==> 10-15 <==
// adc_3008
module adc_3008(clk, rst, cs, mosi, sck, miso, start, seg0, seg1, seg2, seg3, seg4, seg5); 
input clk, rst;
input miso;
input start;
output reg cs;
output reg mosi, sck;
output [7:0] seg0, seg1, seg2, seg3, seg4, seg5;
reg [2:0] state;     
reg [7:0] cnt_clk;   
reg [4:0] cnt_sck;   
reg [3:0] cnt_bit;   
reg [2:0] cnt_byte; 
reg rd_sig;          
reg [10:0] data_reg; 
reg [9:0] data_out;  
reg send_data_sig;   
reg [31:0] cnt;      
reg start_sig;       
wire [3:0] unit;
wire [3:0] ten; 
wire [3:0] hun; 
wire [3:0] thou; 
wire [3:0] ten_thou;
wire [3:0] hun_thou;
wire [19:0] data_bcd;
wire [19:0] data_bcd_vol;
assign data_bcd = {10'b0, data_out};
assign data_bcd_vol = (data_bcd*20'd479)/20'd1023;
parameter [2:0] INTIAL = 3'd0,
                WAIT_START = 3'd1,
                WRITE = 3'd2,
		READ = 3'd3,
		WAIT_END = 3'd4,
		END = 3'd5;
parameter WR_IN = 11'b000001_10010;
parameter cnt_clk_max = 8'd219;
  ...
export LEC_CHECK = 0
export CAP_MARGIN = 5
export CELL_PAD_IN_SITES_DETAIL_PLACEMENT = 0
export CELL_PAD_IN_SITES_GLOBAL_PLACEMENT = 2
export CORE_ASPECT_RATIO = 0.59
export CORE_MARGIN = 2
export CORE_UTILIZATION = 60
export CTS_CLUSTER_DIAMETER = 30
export CTS_CLUSTER_SIZE = 97
export GPL_ROUTABILITY_DRIVEN = 0
export GPL_TIMING_DRIVEN = 0
export HOLD_SLACK_MARGIN = 0.18
export SLEW_MARGIN = 20
export TNS_END_PERCENT = 15
create_clock -name core_clock -period 20.0 [get_ports {clk}]
run.sh (not shown) runs the stock make flow with config.mk's settings and CLKGATE_MAP_FILE=.
==> 06-22 (differences from 10-15) <==
==> flow/config.mk (replaced) <==
export PLATFORM = sky130hd
export DESIGN_NAME = adc_3008
export DESIGN_NICKNAME = adc_3008
export VERILOG_FILES = /design/flow/design.v
export SDC_FILE = /design/flow/constraint.sdc
export NUM_CORES = 4
export LEC_CHECK = 0
export CAP_MARGIN = 20
export CORE_MARGIN = 2
export CORE_UTILIZATION = 40
export SLEW_MARGIN = 20
==> flow/constraint.sdc (replaced) <==
create_clock -name core_clock -period 12.6 [get_ports {clk}]
set_input_delay 2.5200 -clock core_clock [delete_from_list [all_inputs] [get_ports {clk}]]
set_output_delay 2.5200 -clock core_clock [all_outputs]
set_load 0.01 [all_outputs]
==> impl_metrics.tcl <==
# metrics dict for downstream scripts
set metrics [dict create \
    status "no timing/DRC/antenna violations" \
    portBuffers 49 \
    dieArea_um2 36000 \
    rows 68 \
    highest_layer "met4" \
    die_x_um 190 \
    startpoint_type "register" \
    grt_busiest_layer "met2" \
    fp-utilization_pct 40.2 \
    coreArea_um2 34300 \
    worstSkewPairLatency_ns 0.43 \
    antenna_cells 0 \
    h-tree-depth 4 \
    n_fill_cell 3401 \
]
[end of results for 06-22]
==> impl_metrics.tcl <==
# flow metrics
set metrics [dict create \
    die_x_um 201 \
    haltStage "global placement without I/O" \
    ys_sh_xor_pct 4.83 \
    coreArea_um2 22500 \
    fp-utilization_pct 61.3 \
    status "aborted with a tool error" \
    error_message "[ERROR GPL-0301] Utilization 110.380 % exceeds 100%." \
    rows 42 \
]
[end of results for 10-15]


==> inputs of 11-06 <==
adc_3008 again, from the RTL that the note above started with.
clock: 15.4 ns
lec_check: 0
abc_area: 1
cap_margin: 25
core_margin: 2
core_utilization: 31
cts_cluster_diameter: 249
max_routing_layer: met4
place_density_lb_addon: 0.25
setup_slack_margin: -0.41
slew_margin: 20
==> 12-26: changes against 11-06 <==
ABC_AREA = not set   (was 1)
CAP_MARGIN = 20   (was 25)
CORE_UTILIZATION = 66   (was 31)
CTS_CLUSTER_DIAMETER = not set   (was 249)
MAX_ROUTING_LAYER = not set   (was met4)
PLACE_DENSITY_LB_ADDON = not set   (was 0.25)
SETUP_SLACK_MARGIN = not set   (was -0.41)
==> flow/constraint.sdc (replaced) <==
create_clock -name core_clock -period 9.05 [get_ports {clk}]
set_input_delay 1.8100 -clock core_clock [delete_from_list [all_inputs] [get_ports {clk}]]
set_output_delay 1.8100 -clock core_clock [all_outputs]
set_load 0.01 [all_outputs]
==> comparison <==
- 12-26 completed, yet does not pass: negative setup slack. 11-06 ran to the end with no violations.
- Between 12-26 and 11-06, the lower via count is in 11-06 (gap about 18%, measured against 11-06).
- Of 12-26 and 11-06, 12-26 has the higher clock power (gap 80%, measured against 11-06).
- Against 12-26, the combinational power of 11-06 is smaller by about 28%.
- Against 11-06, the sequential share of layout area of 12-26 is lower by 3.8 points.
- Between 12-26 and 11-06, the lower register-to-register slack is in 12-26 (gap 6.6 ns).
- Clock skew: 12-26 is higher than 11-06 (0.0010 ns).
- In 12-26 the total power is higher than in 11-06, by about 70%.
- Global-route usage: 12-26 is higher than 11-06 (23 points).
- Synthesized cell count: 12-26 is smaller than 11-06 (17%).


==> run a: inputs <==
==> flow/design.v <==
module seven_seg(en,in,seg);
input [3:0] in;
input en;
output [7:0] seg;
reg [7:0] seg;
always@(en or in)
begin
 if (!en) seg=8'b11111111;
 else case(in)
 4'd0: seg=8'b11000000;
 4'd1: seg=8'b11111001;
 4'd2: seg=8'b10100100;
 4'd3: seg=8'b10110000;
 4'd4: seg=8'b10011001;
 4'd5: seg=8'b10010010;
 4'd6: seg=8'b10000010;
 4'd7: seg=8'b11011000;
 4'd8: seg=8'b10000000;
 4'd9: seg=8'b10010000;
 default: seg=8'b11111111;
 endcase
 end
 endmodule 
module seven_seg_dot (en,in,seg);
input [3:0] in;
input en;
output [7:0] seg;
reg [7:0] seg;
always@(en or in)
begin
 if (!en) seg=8'b11111111;
 else case(in)
 4'd0: seg=8'b01000000;
 4'd1: seg=8'b01111001;
 4'd2: seg=8'b00100100;
 4'd3: seg=8'b00110000;
 4'd4: seg=8'b00011001;
 4'd5: seg=8'b00010010;
 4'd6: seg=8'b00000010;
 4'd7: seg=8'b01011000;
 4'd8: seg=8'b00000000;
 4'd9: seg=8'b00010000;
 default: seg=8'b11111111;
 endcase
 end
 endmodule 
module bcd_8421 (clk, rst, data, unit, ten, hun, thou, ten_thou, hun_thou);
input clk, rst;
input [19:0] data;
output [3:0] unit, ten, hun, thou, ten_thou, hun_thou;
reg [5:0]  cnt_shift;
reg [43:0] data_shift;  
reg        shift_sig;
reg [3:0]  unit, ten, hun, thou, ten_thou, hun_thou;
always@(posedge clk or posedge rst)
if (rst)
cnt_shift <= 5'd0;
else if (cnt_shift == 5'd21 && shift_sig == 1'b0)
cnt_shift <= 5'd0;
else if (shift_sig == 1'b0)
cnt_shift <= cnt_shift +1'b1;
else 
cnt_shift <= cnt_shift;
always@(posedge clk or posedge rst)
if (rst)
data_shift <= 44'b0;
else if (cnt_shift == 5'd0 && shift_sig == 1'b0)
data_shift <= {24'd0, data};
else if ((cnt_shift <= 5'd20) && (shift_sig == 1'b1))
begin
data_shift[23:20] <= (data_shift[23:20] > 4'b0100)?(data_shift[23:20] + 4'b0011):(data_shift[23:20]);
data_shift[27:24] <= (data_shift[27:24] > 4'b0100)?(data_shift[27:24] + 4'b0011):(data_shift[27:24]);
data_shift[31:28] <= (data_shift[31:28] > 4'b0100)?(data_shift[31:28] + 4'b0011):(data_shift[31:28]);
data_shift[35:32] <= (data_shift[35:32] > 4'b0100)?(data_shift[35:32] + 4'b0011):(data_shift[35:32]);
data_shift[39:36] <= (data_shift[39:36] > 4'b0100)?(data_shift[39:36] + 4'b0011):(data_shift[39:36]);
data_shift[43:40] <= (data_shift[43:40] > 4'b0100)?(data_shift[43:40] + 4'b0011):(data_shift[43:40]);
end
else if ((cnt_shift <= 5'd20) && (shift_sig == 1'b0))
data_shift <= data_shift << 1;
else 
data_shift <= data_shift;
always@(posedge clk or posedge rst)
if(rst == 1'b1)
shift_sig <= 1'b1;
else 
shift_sig <= ~shift_sig;
always@(posedge clk or posedge rst)
if(rst)
begin
unit <= 4'd0;
ten  <= 4'd0;
hun  <= 4'd0;
thou <= 4'd0;
ten_thou <= 4'd0;
hun_thou <= 4'd0;
end
else if (cnt_shift == 5'd21)
begin
 unit  <= data_shift[23:20];
 ten   <= data_shift[27:24];
 hun   <= data_shift[31:28];
 thou  <= data_shift[35:32];
 ten_thou <= data_shift[39:36];
 hun_thou <= data_shift[43:40];
 end
 endmodule
module adc_3008(clk, rst, cs, mosi, sck, miso, start, seg0, seg1, seg2, seg3, seg4, seg5); 
input clk, rst;
input miso;
input start;
output reg cs;
output reg mosi, sck;
output [7:0] seg0, seg1, seg2, seg3, seg4, seg5;
reg [2:0] state;     
reg [7:0] cnt_clk;   
reg [4:0] cnt_sck;   
reg [3:0] cnt_bit;   
reg [2:0] cnt_byte; 
reg rd_sig;          
reg [10:0] data_reg; 
reg [9:0] data_out;  
reg send_data_sig;   
reg [31:0] cnt;      
reg start_sig;       
wire [3:0] unit;
wire [3:0] ten; 
wire [3:0] hun; 
wire [3:0] thou; 
wire [3:0] ten_thou;
wire [3:0] hun_thou;
wire [19:0] data_bcd;
wire [19:0] data_bcd_vol;
assign data_bcd = {10'b0, data_out};
assign data_bcd_vol = (data_bcd*20'd479)/20'd1023;
parameter [2:0] INTIAL = 3'd0,
                WAIT_START = 3'd1,
                WRITE = 3'd2,
		READ = 3'd3,
		WAIT_END = 3'd4,
		END = 3'd5;
parameter WR_IN = 11'b000001_10010;
parameter cnt_clk_max = 8'd219;
parameter cnt_max = 32'd1_999;
always@(posedge clk or posedge rst)
if (rst)
cnt <= 32'd0;
else if (cnt == cnt_max)
cnt <= 32'd0;
else if (start == 1'b1)
cnt <= cnt + 1'b1;
always@(posedge clk or posedge rst)
if (rst)
start_sig <= 1'b0;
else if (start == 1'b1 && cnt == cnt_max)  
start_sig <= 1'b1;
else 
start_sig <= 1'b0;
always@(posedge clk or posedge rst)
if (rst)
state <= INTIAL;
else 
case(state)
INTIAL: if (start_sig == 1'b1)
        state <= WAIT_START;
		  else 
		  state <= INTIAL;
WAIT_START: if (cnt_byte == 3'd0 && cnt_clk == cnt_clk_max)
            state <= WRITE;
            else 
            state <= WAIT_START;			
WRITE: if (cnt_byte == 3'd1 && cnt_clk == cnt_clk_max)
       state <= READ;
	   else 
	   state <= WRITE;
READ: if (cnt_byte == 3'd2 && cnt_clk == cnt_clk_max)
      state <= WAIT_END;
      else 
      state <= READ;	  
WAIT_END: if (cnt_byte == 3'd3 && cnt_clk == cnt_clk_max)
          state <= END;
		    else 
		    state <= WAIT_END;
END: if (cnt_byte == 3'd4 && cnt_clk == cnt_clk_max)
     state <= INTIAL;
     else 
     state <= END;
default: state <= INTIAL;
endcase
always@(posedge clk or posedge rst)
if (rst)
cnt_clk <= 8'd0;
else if (state == INTIAL)
cnt_clk <= 8'd0;
else if (cnt_clk == cnt_clk_max) 
cnt_clk <= 8'd0;
else if (state != INTIAL)
cnt_clk <= cnt_clk + 1'b1;
always@(posedge clk or posedge rst)
if (rst)
cnt_byte <= 3'd0;
else if (cnt_byte == 3'd4 && cnt_clk == cnt_clk_max)
cnt_byte <= 3'd0;
else if (cnt_clk == cnt_clk_max)
cnt_byte <= cnt_byte + 1'b1;
always@(posedge clk or posedge rst)
if (rst)
cnt_sck <= 5'd0;
else if (state == WRITE && cnt_byte == 3'd1 && cnt_sck == 5'd19)
cnt_sck <= 5'd0;
else if (state ==READ && cnt_byte == 3'd2 && cnt_sck == 5'd19)
cnt_sck <= 5'd0;
else if (state == WRITE && cnt_byte == 3'd1)
cnt_sck <= cnt_sck + 1'b1;
else if (state ==READ && cnt_byte == 3'd2)
cnt_sck <= cnt_sck + 1'b1;
else 
cnt_sck <= 1'b0;
always@(posedge clk or posedge rst)
if (rst)
sck <= 1'b0;
else if (cnt_sck == 5'd0 && cnt_byte == 3'd3)
sck <= 1'b0;
else if (cnt_sck == 5'd0 && cnt_byte == 3'd1 && cnt_bit >= 4'd5)
sck <= 1'b0;
else if (cnt_sck == 5'd10 && cnt_byte == 3'd1 && cnt_bit >= 4'd5)
sck <= 1'b1;
else if (cnt_sck == 5'd0 && cnt_byte == 3'd2)
sck <= 1'b0;
else if (cnt_sck == 5'd10 && cnt_byte == 3'd2)
sck <= 1'b1;
else 
sck <= sck;
always@(posedge clk or posedge rst)
if (rst)
cnt_bit <= 4'd0;
else if (cnt_bit == 4'd10 && cnt_sck == 5'd10)
cnt_bit <= 4'd0;
else if (cnt_sck == 5'd10)
cnt_bit <= cnt_bit + 1'b1;
always@(posedge clk or posedge rst)
if (rst)
cs <= 1'b1;
else if (start_sig == 1'b1)
cs <= 1'b0;
else if (cnt_byte == 3'd3 && cnt_clk == cnt_clk_max && state == WAIT_END)
cs <= 1'b1;
always@(posedge clk or posedge rst)
if (rst)
mosi <= 1'b0;
else if (state == WRITE && cnt_byte == 4'd1 && cnt_sck == 5'd0)
mosi <= WR_IN[10-cnt_bit];
else if (state != WRITE)
mosi <= 1'b0;
always@(posedge clk or posedge rst)
if (rst)
rd_sig <= 1'b0;
else if (state == READ && cnt_byte == 4'd2 && cnt_sck == 5'd9)
rd_sig <= 1'b1;
else 
rd_sig <= 1'b0;
always@(posedge clk or posedge rst)
if (rst)
data_reg <= 11'd0;
else if (rd_sig == 1'b1)
data_reg <= {data_reg[9:0], miso};
always@(posedge clk or posedge rst)
if (rst)
send_data_sig <= 1'b0;
else if (cnt_byte == 4'd2 && cnt_clk == cnt_clk_max)
send_data_sig <= 1'b1;
else 
send_data_sig <= 1'b0;
always@(posedge clk or posedge rst)
if (rst)
data_out <= 10'd0;
else if (send_data_sig == 1'b1)
data_out <= data_reg[9:0];
else 
data_out <= data_out;
bcd_8421 bcd_8421_inst(
.clk(clk), 
.rst(rst), 
.data(data_bcd_vol), 
.unit(unit), 
.ten(ten), 
.hun(hun), 
.thou(thou), 
.ten_thou(ten_thou), 
.hun_thou(hun_thou)
);
seven_seg s0(
.en(1'b1),
.in(unit), 
.seg(seg0));
seven_seg s1(
.en(1'b1),
.in(ten), 
.seg(seg1));
seven_seg_dot s2(
.en(1'b1),
.in(hun), 
.seg(seg2));
seven_seg s3(
.en(1'b1),
.in(thou), 
.seg(seg3));
seven_seg s4(
.en(1'b1),
.in(ten_thou), 
.seg(seg4));
seven_seg s5(
.en(1'b1),
.in(hun_thou), 
.seg(seg5));
endmodule
==> flow/run.sh <==
#!/bin/bash
# the make line also repeats each setting of config.mk as NAME=value (left out here)
make -C /OpenROAD-flow-scripts/flow DESIGN_CONFIG=/design/flow/config.mk WORK_HOME=/design/flow/orfs CLKGATE_MAP_FILE= finish
==> flow/config.mk <==
export PLATFORM = sky130hd
export DESIGN_NAME = adc_3008
export DESIGN_NICKNAME = adc_3008
export VERILOG_FILES = /design/flow/design.v
export SDC_FILE = /design/flow/constraint.sdc
export NUM_CORES = 4
export LEC_CHECK = 0
export CAP_MARGIN = 20
export CORE_MARGIN = 2
export CORE_UTILIZATION = 72
export PLACE_DENSITY_LB_ADDON = 0.28
export SETUP_SLACK_MARGIN = 1.18
export SLEW_MARGIN = 20
==> flow/constraint.sdc <==
create_clock -name core_clock -period 11.4 [get_ports {clk}]
set_input_delay 2.2800 -clock core_clock [delete_from_list [all_inputs] [get_ports {clk}]]
set_output_delay 2.2800 -clock core_clock [all_outputs]
set_load 0.01 [all_outputs]
==> run b (differences from run a) <==
- ABC_AREA: unset -> 1
- CTS_CLUSTER_DIAMETER: unset -> 225
- CTS_CLUSTER_SIZE: unset -> 22
- PLACE_DENSITY_LB_ADDON: 0.28 -> unset
- SETUP_SLACK_MARGIN: 1.18 -> 1.86
==> flow/constraint.sdc (replaced) <==
create_clock -name core_clock -period 7.0 [get_ports {clk}]
set_input_delay 1.4000 -clock core_clock [delete_from_list [all_inputs] [get_ports {clk}]]
set_output_delay 1.4000 -clock core_clock [all_outputs]
set_load 0.01 [all_outputs]
==> impl_metrics.csv <==
group,metric,value,unit
run_status,outcome,"aborted with a tool error",
run_status,haltStage,"5_1_grt",
run_status,error,"[ERROR GRT-0116] Global routing finished with congestion. Check the congestion regions in the DRC Viewer.",
logic_synthesis,ys_cells,1939,
logic_synthesis,ys_types,57,
placed_design,place_inst,2414,
die,die_w,142,um
logic_synthesis,synth_top_area_share,28.1,%
logic_synthesis,avgSynthCellArea,7.08,um^2
global_route,use_met2,89.9,%
logic_synthesis,ys_sh_simple,30.7,%
(the above is from run b)
==> impl_metrics.csv <==
group,metric,value,unit
run_status,outcome,"failed layout checks",
run_status,so.violations,"setup timing",
logic_synthesis,ys_sh_simple,20.7,%
hold_path,holdPathEnd,"cs",
logic_synthesis,synth_top_area_share,27.9,%
logic_synthesis,ys_cells,1615,
timing,setup_slack,-0.659,ns
logic_synthesis,avgSynthCellArea,8.54,um^2
die,die_w,142,um
finish,seq_share,23.0,%
timing,setup_viol,2,
placed_design,place_inst,1856,
(the above is from run a)
No activity file was given, so power comes from the tool's default toggle rates.
